## multiplier
module multiplier (
    output Ready,
    output Valid,
    output [31:0] R,
    input [15:0] X,
    input [15:0] Y,
    input Clk,
    input Rst
);
    wire [31:0] tmpR;
    Mul mul_1 (tmpR, X, Y);
    Outputer o_0 (Ready, Valid, R, tmpR, Clk, Rst);
endmodule
export LEC_CHECK = 0
export ABC_AREA = 0
export CAP_MARGIN = 20
export CORE_MARGIN = 2
export CORE_UTILIZATION = 63
export CTS_CLUSTER_DIAMETER = 126
export GPL_TIMING_DRIVEN = 1
export HOLD_SLACK_MARGIN = 0.08
export MAX_ROUTING_LAYER = met4
export PLACE_DENSITY_LB_ADDON = 0.01
export SLEW_MARGIN = 35
create_clock -name core_clock -period 20.5 [get_ports {Clk}]
run.sh (not shown) runs the stock make flow with config.mk's settings and CLKGATE_MAP_FILE=.
Change:
- ABC_AREA: 0 -> unset
- CORE_UTILIZATION: 63 -> 40
- CTS_CLUSTER_DIAMETER: 126 -> unset
- GPL_TIMING_DRIVEN: 1 -> 0
- HOLD_SLACK_MARGIN: 0.08 -> unset
- MAX_ROUTING_LAYER: met4 -> unset
- SLEW_MARGIN: 35 -> 20
- clock period: 20.5 -> 13.0 ns (I/O delays scaled with it)
=> With this change the flow completed, yet does not pass: negative setup slack; die size came out higher by about 56%; sequential share of layout area went down by 0.62 points; count of clock-buffer cells in the layout came out higher by 1; global-route usage shrinks by 6.7 points; worst hold slack stays flat; combinational power goes up by 110%; design area is higher by 11%; setup slack is worse by 3.7 ns; register-to-register slack degrades by 7.1 ns.
Change:
- ABC_AREA: unset -> 1
- CORE_UTILIZATION: 40 -> 70
- CTS_CLUSTER_DIAMETER: unset -> 28
- GPL_TIMING_DRIVEN: 0 -> unset
- PLACE_DENSITY_LB_ADDON: 0.01 -> unset
- SETUP_SLACK_MARGIN: unset -> 2.14
- clock period: 13.0 -> 8.75 ns (I/O delays scaled with it)
This time the run ended with an error in clock tree synthesis (4_1_cts); synthesized area fell by about 17%; synthesized cell count fell by 15%; die size fell by about 50%.
Change:
- CORE_UTILIZATION: 70 -> 69
- CTS_CLUSTER_DIAMETER: 28 -> unset
- SETUP_SLACK_MARGIN: 2.14 -> unset
- clock period: 8.75 -> 8.47 ns (I/O delays scaled with it)
Effect: The new run stopped in clock tree synthesis (4_1_cts) with DPL-0038. Synthesized cell count is unchanged. Die area is higher by 1.4%. Area after synthesis stays the same.
Change:
- ABC_AREA: 1 -> unset
- CORE_UTILIZATION: 69 -> 40
- clock period: 8.47 -> 13.0 ns (I/O delays scaled with it)
After rerunning:
- This time the run ran to the end with no violations
- area after synthesis is higher by about a fifth
- die size increases by well over a third
- synthesized cell count rises by about a fifth
Change:
- CORE_UTILIZATION: 40 -> 27
- clock period: 13.0 -> 14.6 ns (I/O delays scaled with it)
What happened:
- utilization came out lower by 19 points
- non-clock buffer count came out lower by 116
- setup slack improves by 0.078 ns
- clock-buffer cell count came out higher by 1
- wire length came out lower by 3.8%
- via count came out lower by 2.8%

---

Starting RTL as in the previous note.
make LEC_CHECK=0 CAP_MARGIN=20 CELL_PAD_IN_SITES_DETAIL_PLACEMENT=2 CORE_ASPECT_RATIO=1.88 CORE_MARGIN=2 CORE_UTILIZATION=32 CTS_CLUSTER_SIZE=75 MIN_ROUTING_LAYER=met1 SLEW_MARGIN=30 finish   # period 14.3 ns
The first run ran to the end with violations: negative setup slack.
Change:
==> flow/config.mk (replaced) <==
export PLATFORM = sky130hd
export DESIGN_NAME = multiplier
export DESIGN_NICKNAME = multiplier
export VERILOG_FILES = /design/flow/design.v
export SDC_FILE = /design/flow/constraint.sdc
export NUM_CORES = 4
export LEC_CHECK = 0
export CAP_MARGIN = 20
export CORE_MARGIN = 2
export CORE_UTILIZATION = 31
export SLEW_MARGIN = 20
==> flow/constraint.sdc (replaced) <==
create_clock -name core_clock -period 12.7 [get_ports {Clk}]
set_input_delay 2.5400 -clock core_clock [delete_from_list [all_inputs] [get_ports {Clk}]]
set_output_delay 2.5400 -clock core_clock [all_outputs]
set_load 0.01 [all_outputs]
After rerunning:
- With this change the flow finished with timing, DRC and antenna clean
- die area is higher by 3.0%
- design area came out higher by 3.8%
- clock power rises by about 7%
- combinational power is lower by 11%
- clock-buffer cell count decreases by 1
- core utilization is about the same
- sequential power is higher by about 10%
- via count fell by 11%
- first-iteration DRC count is higher by 1.4%
- worst hold slack gets worse by 0.012 ns

---

lane 1:
multiplier again, from the RTL that the note above started with.
Settings: LEC_CHECK=0, ABC_AREA=1, CAP_MARGIN=20, CORE_MARGIN=2, CORE_UTILIZATION=68, CTS_CLUSTER_DIAMETER=228, CTS_CLUSTER_SIZE=88, HOLD_SLACK_MARGIN=-0.08, SLEW_MARGIN=20, TNS_END_PERCENT=5; clock period 11.0 ns.
Lane 1 never completed, since it errored out during 5_1_grt.
#### Input delta (lane 2 over lane 1)
# lane 1
export LEC_CHECK = 0
export ABC_AREA = 1
export CAP_MARGIN = 20
export CORE_MARGIN = 2
export CORE_UTILIZATION = 68
export CTS_CLUSTER_DIAMETER = 228
export CTS_CLUSTER_SIZE = 88
export HOLD_SLACK_MARGIN = -0.08
export SLEW_MARGIN = 20
export TNS_END_PERCENT = 5
create_clock -name core_clock -period 11.0 [get_ports {Clk}]
# lane 2
export LEC_CHECK = 0
export CAP_MARGIN = 20
export CORE_MARGIN = 2
export CORE_UTILIZATION = 40
export SLEW_MARGIN = 20
create_clock -name core_clock -period 12.7 [get_ports {Clk}]
Results
Lane 2 went all the way through synthesis, placement and routing and the layout is clean on timing, DRC and antenna. The overall chip area in lane 2 sits 15000 µm² above the value recorded for lane 1. Against lane 1, lane 2 reports a number of nets at floorplan that is higher. From lane 1 to lane 2 the numbers moved as follows: post-synthesis instance total rose about 17%; area fraction in xor and xnor cells rose 3.5 points; multiplexer share of the synthesized area rose 1.8 points; floorplan-stage core utilization fell 28 points; placed cell area rose 1500 µm². Comparing netlist area before placement for lane 1 and lane 2, the smaller number came from lane 1. Diff lane 1 -> lane 2: floorplan die width now larger, mean area per synthesized cell picked up an extra about 2.2%, post-cts sizing count shows a reduction of 165.
Inputs modified between lane 2 and lane 3:
# lane 2
export LEC_CHECK = 0
export CAP_MARGIN = 20
export CORE_MARGIN = 2
export CORE_UTILIZATION = 40
export SLEW_MARGIN = 20
create_clock -name core_clock -period 12.7 [get_ports {Clk}]
# lane 3
export LEC_CHECK = 0
export ABC_AREA = 1
export CAP_MARGIN = 20
export CORE_MARGIN = 2
export CORE_UTILIZATION = 70
export CTS_CLUSTER_DIAMETER = 29
export SETUP_SLACK_MARGIN = 2.14
export SLEW_MARGIN = 20
create_clock -name core_clock -period 8.75 [get_ports {Clk}]
Findings:
Post-synthesis simple-gate area fraction: lane 3 vs lane 2 up 0.45 points
On number of cells produced by synthesis: lane 3 sits below lane 2.
Taking lane 2 over lane 3, the yosys-reported design area after synthesis ratio works out to 1.20.
Looking at share of cell area taken by muxes after synthesis across lane 3 and lane 2, the one that comes out higher is lane 2.
Lane 3 is listed as incomplete: the tool reported an error in 4_1_cts and the run ended there.

---

== run 1 ==
multiplier again, from the RTL that the note above started with.
==> flow/design.v (excerpt) <==
module multiplier (
    output Ready,
    output Valid,
    output [31:0] R,
    input [15:0] X,
    input [15:0] Y,
    input Clk,
    input Rst
);
==> flow/config.mk <==
export PLATFORM = sky130hd
export DESIGN_NAME = multiplier
export DESIGN_NICKNAME = multiplier
export VERILOG_FILES = /design/flow/design.v
export SDC_FILE = /design/flow/constraint.sdc
export NUM_CORES = 4
export LEC_CHECK = 0
export CAP_MARGIN = 30
export CELL_PAD_IN_SITES_DETAIL_PLACEMENT = 2
export CORE_MARGIN = 2
export CORE_UTILIZATION = 63
export MIN_ROUTING_LAYER = met1
export PLACE_DENSITY = 0.58
export SLEW_MARGIN = 20
export TNS_END_PERCENT = 90
==> flow/constraint.sdc <==
create_clock -name core_clock -period 8.89 [get_ports {Clk}]
set_input_delay 1.7780 -clock core_clock [delete_from_list [all_inputs] [get_ports {Clk}]]
set_output_delay 1.7780 -clock core_clock [all_outputs]
set_load 0.01 [all_outputs]
As the logs show, run 1 stopped at detailed placement after a tool error, so it never reached the end of the flow.
> inputs changed (run 1 -> run 2)
- TNS_END_PERCENT: 90 -> unset
- MIN_ROUTING_LAYER: met1 -> unset
- PLACE_DENSITY: 0.58 -> unset
- CORE_UTILIZATION: 63 -> 57
- CAP_MARGIN: 30 -> 20
- CELL_PAD_IN_SITES_DETAIL_PLACEMENT: 2 -> unset
- the clock period (ns, I/O delays scaled along): 8.89 -> 7.03
==> comparison <==
Number of port buffers: run 2 vs run 1 identical
Looking at global placement routability congestion, run 2 sits 0.019 above run 1.
Of run 1 and run 2, run 1 shows the lower standard-cell row count, with run 2 above it.
Sort run 1 and run 2 by die extent in y, descending, and run 2 comes first.
From run 1 to run 2, net count of the mapped netlist did not move at all.
Re I/O pin total: no difference whatsoever between run 1 and run 2.
From run 1 to run 2, synthesized cell count did not move at all.
No crash in run 2: every stage finished, but the layout fails its final checks due to setup timing.
Summed standard-cell area reported by yosys came out exactly the same in run 1 and run 2.
Run 2 gives more standard cell core area than run 1 did.
Simple-gate share of the synthesized area: run 1 vs run 2 — no meaningful difference
Of run 2 and run 1, it is run 2 that has the higher overall die area.
diff inputs: run 2 => run 3
- putting PLACE_DENSITY at 0.36 where nothing was set
- swapping 57 for 69 in CORE_UTILIZATION
- putting CTS_CLUSTER_SIZE at 99 where nothing was set
- putting ABC_AREA at 1 where nothing was set
- swapping 7.03 for 5.66 in the clock period (ns, I/O delays scaled along)
Run 3 and run 2: no clean run
Run 3 failed in clock tree synthesis with DPL-0038.
Run 2 -> stages 100% | layout checks FAIL | setup timing
The fraction of the mapped netlist area in adder cells in run 3 sits 5.2 points above the value recorded for run 2.
Cmp run 3 and run 2 / yosys-reported design area after synthesis / lower: run 3
Die size of run 3 falls short of that of run 2 by more than a quarter.
Run 2 -> run 3: placeable core region decreased by more than a quarter
Between run 3 and run 2, it is run 3 whose pre-CTS setup slack is lower, by 450 ps.
Fraction of synthesis flops using an asynchronous set or reset pin delta (run 2 -> run 3): insignificant
In run 3, the post-detailed-placement cell area came out 2200 sq um below the value in run 2.
The following lists how run 4 was set up differently from run 3:
- setting CTS_CLUSTER_DIAMETER to 27 for the first time
- changing CORE_UTILIZATION from 69 to 66
- setting SETUP_SLACK_MARGIN to 2.14 for the first time
- removing PLACE_DENSITY (formerly 0.36)
- changing the clock period (ns, I/O delays scaled along) from 5.66 to 8.75
==> results <==
Floorplan row count: run 4 > run 3. Compared run 3 against run 4; instance count after placement with tap cells included within noise. Run 4 did not finish; a tool error ended it in clock tree synthesis. [run 4 vs run 3] core region area: higher in run 4. The share of the core filled by cells before placement of run 4 is lower than that of run 3.
Modified inputs, run 5 compared to run 4
- CTS_CLUSTER_DIAMETER: 27 -> 305
- CORE_UTILIZATION: 66 -> 72
- PLACE_DENSITY: unset -> 0.36
- SETUP_SLACK_MARGIN: 2.14 -> unset
- CORE_ASPECT_RATIO: unset -> 0.7
- the clock period (ns, I/O delays scaled along): 8.75 -> 5.66
==> results <==
Run 5 did not run to completion, as it errored out during clock tree synthesis.
Going from run 4 to run 5, simple-gate share of the synthesized area level; chip area fell about 8%; distinct cell type count after synthesis level.
## Diff of input files: run 6 against run 5
- a change of CORE_ASPECT_RATIO from 0.7 to 1.34
- a change of PLACE_DENSITY from 0.36 to 0.86
- a change of CTS_CLUSTER_DIAMETER from 305 to 288
- an added TNS_END_PERCENT of 10
- a change of the clock period (ns, I/O delays scaled along) from 5.66 to 4.9
## What came out
For run 6, the flow was terminated by a tool error in clock tree synthesis and produced no final design. From run 5 to run 6, area share of and-or/or-and cells after synthesis did not move at all. Per the comparison of run 6 with run 5, chip area stayed essentially flat; core box area higher; total placed instance area held; total instance count after detailed placement increased about 0.9%; number of standard-cell rows in the floorplan rose 14.

---

== try-raven ==
multiplier again, from the RTL that the note above started with.
// multiplier
module multiplier (
    output Ready,
    output Valid,
    output [31:0] R,
    input [15:0] X,
    input [15:0] Y,
    input Clk,
    input Rst
);
make LEC_CHECK=0 CAP_MARGIN=10 CELL_PAD_IN_SITES_GLOBAL_PLACEMENT=3 CORE_ASPECT_RATIO=1.36 CORE_MARGIN=2 CORE_UTILIZATION=19 CTS_CLUSTER_SIZE=73 GPL_ROUTABILITY_DRIVEN=0 GPL_TIMING_DRIVEN=0 PLACE_DENSITY_LB_ADDON=0.18 SETUP_SLACK_MARGIN=2.62 SLEW_MARGIN=20 finish   # period 12.5 ns
| try-raven | all stages done | FAIL | setup timing |
Changes in try-tundra relative to try-raven:
- a deleted GPL_TIMING_DRIVEN that had been 0
- an added CTS_CLUSTER_DIAMETER of 27
- a deleted PLACE_DENSITY_LB_ADDON that had been 0.18
- a deleted CORE_ASPECT_RATIO that had been 1.36
- a change of SETUP_SLACK_MARGIN from 2.62 to 2.14
- a deleted GPL_ROUTABILITY_DRIVEN that had been 0
- a change of CAP_MARGIN from 10 to 20
- an added ABC_AREA of 1
- a deleted CTS_CLUSTER_SIZE that had been 73
- a change of CORE_UTILIZATION from 19 to 70
- a deleted CELL_PAD_IN_SITES_GLOBAL_PLACEMENT that had been 3
- a change of the clock period (ns, I/O delays scaled along) from 12.5 to 8.75
==> results <==
- Of try-raven and try-tundra, only try-tundra never reached the final stage.
- What ended try-tundra was a tool error in clock tree synthesis (4_1_cts); the run never finished.
- | try-raven | all stages done | FAIL | setup timing |
- What try-raven reported for cell count in the Yosys report has to be multiplied by 0.853 to get the figure for try-tundra.
- Delta (try-tundra minus try-raven): complex-gate fraction of the synthesized area fell 4.6 points, chip area in the Yosys report fell 1900 µm².
- Core footprint delta (try-tundra − try-raven): favourable
- Delta (try-tundra minus try-raven): post-synthesis simple-gate area fraction saw an increase, die size saw a decrease.
- In the metrics for try-tundra and try-raven, the one carrying the higher core utilization before placement is try-tundra.
- Comparing try-tundra and try-raven, the higher worst-case setup slack after placement is on try-tundra.
- Compared with try-raven, try-tundra shows a xor and xnor fraction of the mapped netlist area that is 3.5 points lower.
- Relative to try-raven, the count of standard-cell rows measured on try-tundra has decreased by more than half.
> inputs changed (try-tundra -> try-juniper)
- clearing CTS_CLUSTER_DIAMETER, which used to be 27
- clearing ABC_AREA, which used to be 1
- swapping 2.14 for 1.26 in SETUP_SLACK_MARGIN
- putting TNS_END_PERCENT at 40 where nothing was set
- swapping 70 for 58 in CORE_UTILIZATION
- swapping 8.75 for 7.09 in the clock period (ns, I/O delays scaled along)
Findings:
Complete run, failing final checks: try-juniper, reason setup timing.
Summary of the comparison: full die area is higher in try-juniper, relative to try-tundra.
Floorplan-stage core utilization delta for try-juniper relative to try-tundra: 13 points lower
Dominant non-sequential cell family after synthesis = adder cells: try-tundra; dominant non-sequential cell family after synthesis = AND-OR/OR-AND gates: try-juniper
Between try-tundra and try-juniper, the area after detailed placement is higher for try-juniper.
Setup changes, try-juniper to try-delta
- CORE_UTILIZATION now 70, was 58
- CTS_CLUSTER_SIZE now 56, previously not set
- SETUP_SLACK_MARGIN now -0.67, was 1.26
- PLACE_DENSITY_LB_ADDON now 0.28, previously not set
- the clock period (ns, I/O delays scaled along) now 11.1, was 7.09
Results
Of try-juniper and try-delta, none finishes clean. In try-juniper the implementation completed, yet the final layout does not meet the checks, the culprit being setup timing. Seen in the log of try-delta: GRT-0116 during global routing (5_1_grt), after which the run never completed. Looking only at count of buffers added by post-CTS timing repair for setup, and setting everything else aside, the higher value of try-juniper and try-delta goes to try-delta. Per the comparison of try-delta with try-juniper, die boundary width now sits lower, count of standard-cell rows now sits lower.
The inputs of try-willow differ from those of try-delta as listed below.
- a change of SETUP_SLACK_MARGIN from -0.67 to 2.14
- a deleted CTS_CLUSTER_SIZE that had been 56
- a deleted TNS_END_PERCENT that had been 40
- a deleted PLACE_DENSITY_LB_ADDON that had been 0.28
- a change of CORE_UTILIZATION from 70 to 66
- a change of the clock period (ns, I/O delays scaled along) from 11.1 to 8.75
Notes after the runs:
try-delta -> try-willow: AND-OR/OR-AND share of the synthesized area delta 0, exact match
try-willow: it failed during global routing (5_1_grt), and the tool reported GRT-0116.
Overall die area, try-willow vs try-delta: up by a few percent
Compare try-willow and try-delta | post-place setup slack lower: try-willow
Power and IR drop assume default switching activity.
